Design badicecream, start of the top module:
module badicecream(input         Clk,                 
                             Reset,               
                             frame_clk,           
                input [10:0]   DrawX, DrawY ,    
				input [15:0]   keycode,				  
               	output logic is_BI	,			 
				output logic [10:0] BI_X, BI_Y,
				input logic up_wall, down_wall , left_wall, right_wall,
				output logic [10:0] BI_X_Pos, BI_Y_Pos,
				output logic [5:0] BI_BlkX_Pos, BI_BlkY_Pos
              );
For scale: ~730 cells after synthesis, roughly 100 I/O pins, ~6000 um^2 of cells after synthesis.
==> flow/config.mk <==
export PLATFORM = sky130hd
export DESIGN_NAME = badicecream
export DESIGN_NICKNAME = badicecream
export VERILOG_FILES = /design/flow/design.v
export SDC_FILE = /design/flow/constraint.sdc
export NUM_CORES = 4
export LEC_CHECK = 0
export CAP_MARGIN = 5
export CELL_PAD_IN_SITES_DETAIL_PLACEMENT = 1
export CORE_MARGIN = 5
export CORE_UTILIZATION = 27
export CTS_CLUSTER_SIZE = 10
export GPL_ROUTABILITY_DRIVEN = 0
export MAX_ROUTING_LAYER = met5
export MIN_ROUTING_LAYER = met1
export SLEW_MARGIN = 20
export TNS_END_PERCENT = 60
==> flow/constraint.sdc <==
create_clock -name core_clock -period 7.18 [get_ports {Clk}]
set_input_delay 1.4360 -clock core_clock [delete_from_list [all_inputs] [get_ports {Clk}]]
set_output_delay 1.4360 -clock core_clock [all_outputs]
set_load 0.01 [all_outputs]
run.sh (not shown) runs the stock make flow with config.mk's settings and CLKGATE_MAP_FILE=.
The first run completed, yet does not pass: setup timing.
Edit:
- CAP_MARGIN: 5 -> 20
- CELL_PAD_IN_SITES_DETAIL_PLACEMENT: 1 -> default
- CORE_MARGIN: 5 -> 2
- CORE_UTILIZATION: 27 -> 40
- CTS_CLUSTER_SIZE: 10 -> default
- GPL_ROUTABILITY_DRIVEN: 0 -> default
- MAX_ROUTING_LAYER: met5 -> default
- MIN_ROUTING_LAYER: met1 -> default
- SETUP_SLACK_MARGIN: default -> 0.2
- TNS_END_PERCENT: 60 -> default
- clock period: 7.18 -> 8.0 ns (I/O delays scaled with it)
This time the run completed without violations.
Combinational power goes down by about a fifth.
Worst setup slack is better by 360 ps.
Utilization came out higher by 16 points.
Power came out lower by roughly a tenth.
Wire length decreases by about a fifth.
Edit:
- CORE_UTILIZATION: 40 -> 12
- clock period: 8.0 -> 8.45 ns (I/O delays scaled with it)
After rerunning:
- The changed run completed without violations
- die area goes up to 3.2 times its value
- via count shrinks by 2.8%
- global-route usage came out lower by 12 points
- utilization drops by 39 points
- first-iteration DRC count drops by 18%
- cell area rises by 4.1%
- cell count goes up by 42%
- clock skew went up by 6.4 ps
- hold slack improves by 49 ps
Edit:
- ABC_AREA: default -> 1
- CORE_UTILIZATION: 12 -> 62
- clock period: 8.45 -> 4.29 ns (I/O delays scaled with it)
With this change the flow finished but fails on setup timing.
Combinational power went up to 3.1 times its value.
Register-to-register slack gets worse by 4100 ps.
Wire length rose by well over a third.
Worst setup slack degrades by 2100 ps.
Non-clock buffer count climbs by 129.
Utilization rises by 78 points.
Via count climbs by well over a third.
Design area rises by about a fifth.
Synthesized area rises by a few percent.
Cell count decreases by roughly a tenth.
Clock-buffer cell count does not change.

* * *

## v36
Starting RTL as in the previous note.
## badicecream
module badicecream(input         Clk,                 
                             Reset,               
                             frame_clk,           
                input [10:0]   DrawX, DrawY ,    
				input [15:0]   keycode,				  
               	output logic is_BI	,			 
				output logic [10:0] BI_X, BI_Y,
				input logic up_wall, down_wall , left_wall, right_wall,
				output logic [10:0] BI_X_Pos, BI_Y_Pos,
				output logic [5:0] BI_BlkX_Pos, BI_BlkY_Pos
              );
make LEC_CHECK=0 CAP_MARGIN=20 CORE_MARGIN=2 CORE_UTILIZATION=68 CTS_CLUSTER_SIZE=31 HOLD_SLACK_MARGIN=-0.1 SETUP_SLACK_MARGIN=-0.49 SLEW_MARGIN=20 finish   # period 6.6 ns
Nothing crashed in v36 and all stages finished; the problem is that the final layout failed, the offending checks being setup timing.
[inputs] v11 vs v36
# v36
export LEC_CHECK = 0
export CAP_MARGIN = 20
export CORE_MARGIN = 2
export CORE_UTILIZATION = 68
export CTS_CLUSTER_SIZE = 31
export HOLD_SLACK_MARGIN = -0.1
export SETUP_SLACK_MARGIN = -0.49
export SLEW_MARGIN = 20
create_clock -name core_clock -period 6.6 [get_ports {Clk}]
# v11
export LEC_CHECK = 0
export CAP_MARGIN = 20
export CORE_MARGIN = 2
export CORE_UTILIZATION = 70
export CTS_CLUSTER_SIZE = 32
export PLACE_DENSITY = 0.67
export SETUP_SLACK_MARGIN = -0.49
export SLEW_MARGIN = 20
create_clock -name core_clock -period 7.16 [get_ports {Clk}]
### Flow results
- v11 did not run to completion, as it errored out during global routing (5_1_grt).
- Per the comparison of v11 with v36, post-cts repair resize count fell 71; worst-case setup slack after placement rose 0.39 ns.
- Y dimension of the die: v11 and v36 compared, higher one is v36
- v11 -> v36: chip area estimate from yosys synthesis delta 0, exact match
- In v11 relative to v36, weighted congestion reported at the end of routability-driven placement had gone up by a little under 10%.
- v11 vs v36: total die size down by a few percent
The following lists how v9 was set up differently from v11:
# v11
export LEC_CHECK = 0
export CAP_MARGIN = 20
export CORE_MARGIN = 2
export CORE_UTILIZATION = 70
export CTS_CLUSTER_SIZE = 32
export PLACE_DENSITY = 0.67
export SETUP_SLACK_MARGIN = -0.49
export SLEW_MARGIN = 20
create_clock -name core_clock -period 7.16 [get_ports {Clk}]
# v9
export LEC_CHECK = 0
export CAP_MARGIN = 20
export CORE_MARGIN = 2
export CORE_UTILIZATION = 52
export SETUP_SLACK_MARGIN = 0.2
export SLEW_MARGIN = 20
create_clock -name core_clock -period 5.91 [get_ports {Clk}]
Findings:
The layout from v9, despite a flow that completed every stage, fails the layout checks, with the failing checks listed as setup timing. v11 and v9 ended up with roughly the same area of the mapped netlist. Number of instances resized during post-cts repair, v9 vs v11: up by more than 100%. v9: cell total after placement is 9.5% higher than what v11 reported. Comparing v11 against v9, there is no change at all in number of instances in the synthesized netlist. v9 has overall die width above what v11 had. Between v11 and v9, the flow reports die size increasing by more than a quarter. Summary: with v11 as the reference, die boundary height in v9 moved up by more than 10%. AND-OR/OR-AND share of the synthesized area came out exactly the same in v11 and v9. Compared with v11, in v9 buffers inserted during post-CTS setup optimization has increased, area of placed instances has increased.
The inputs of v23 differ from those of v9 as listed below.
# v9
export LEC_CHECK = 0
export CAP_MARGIN = 20
export CORE_MARGIN = 2
export CORE_UTILIZATION = 52
export SETUP_SLACK_MARGIN = 0.2
export SLEW_MARGIN = 20
create_clock -name core_clock -period 5.91 [get_ports {Clk}]
# v23
export LEC_CHECK = 0
export CAP_MARGIN = 20
export CORE_MARGIN = 2
export CORE_UTILIZATION = 40
export SLEW_MARGIN = 40
create_clock -name core_clock -period 11.9 [get_ports {Clk}]
Notes after the runs:
The final reports for v23 and v9 show proportion of cell area occupied by registers higher in the former. Wire: v23 routes less than v9. v23 reached the final stage; the timing, design-rule and antenna checks on its layout passed. Slack of the worst reg-to-reg path is lower on v9. | synthesized cell count | v23 vs v9 | ≈ equal |.
Power is estimated from default activity; no workload was simulated.
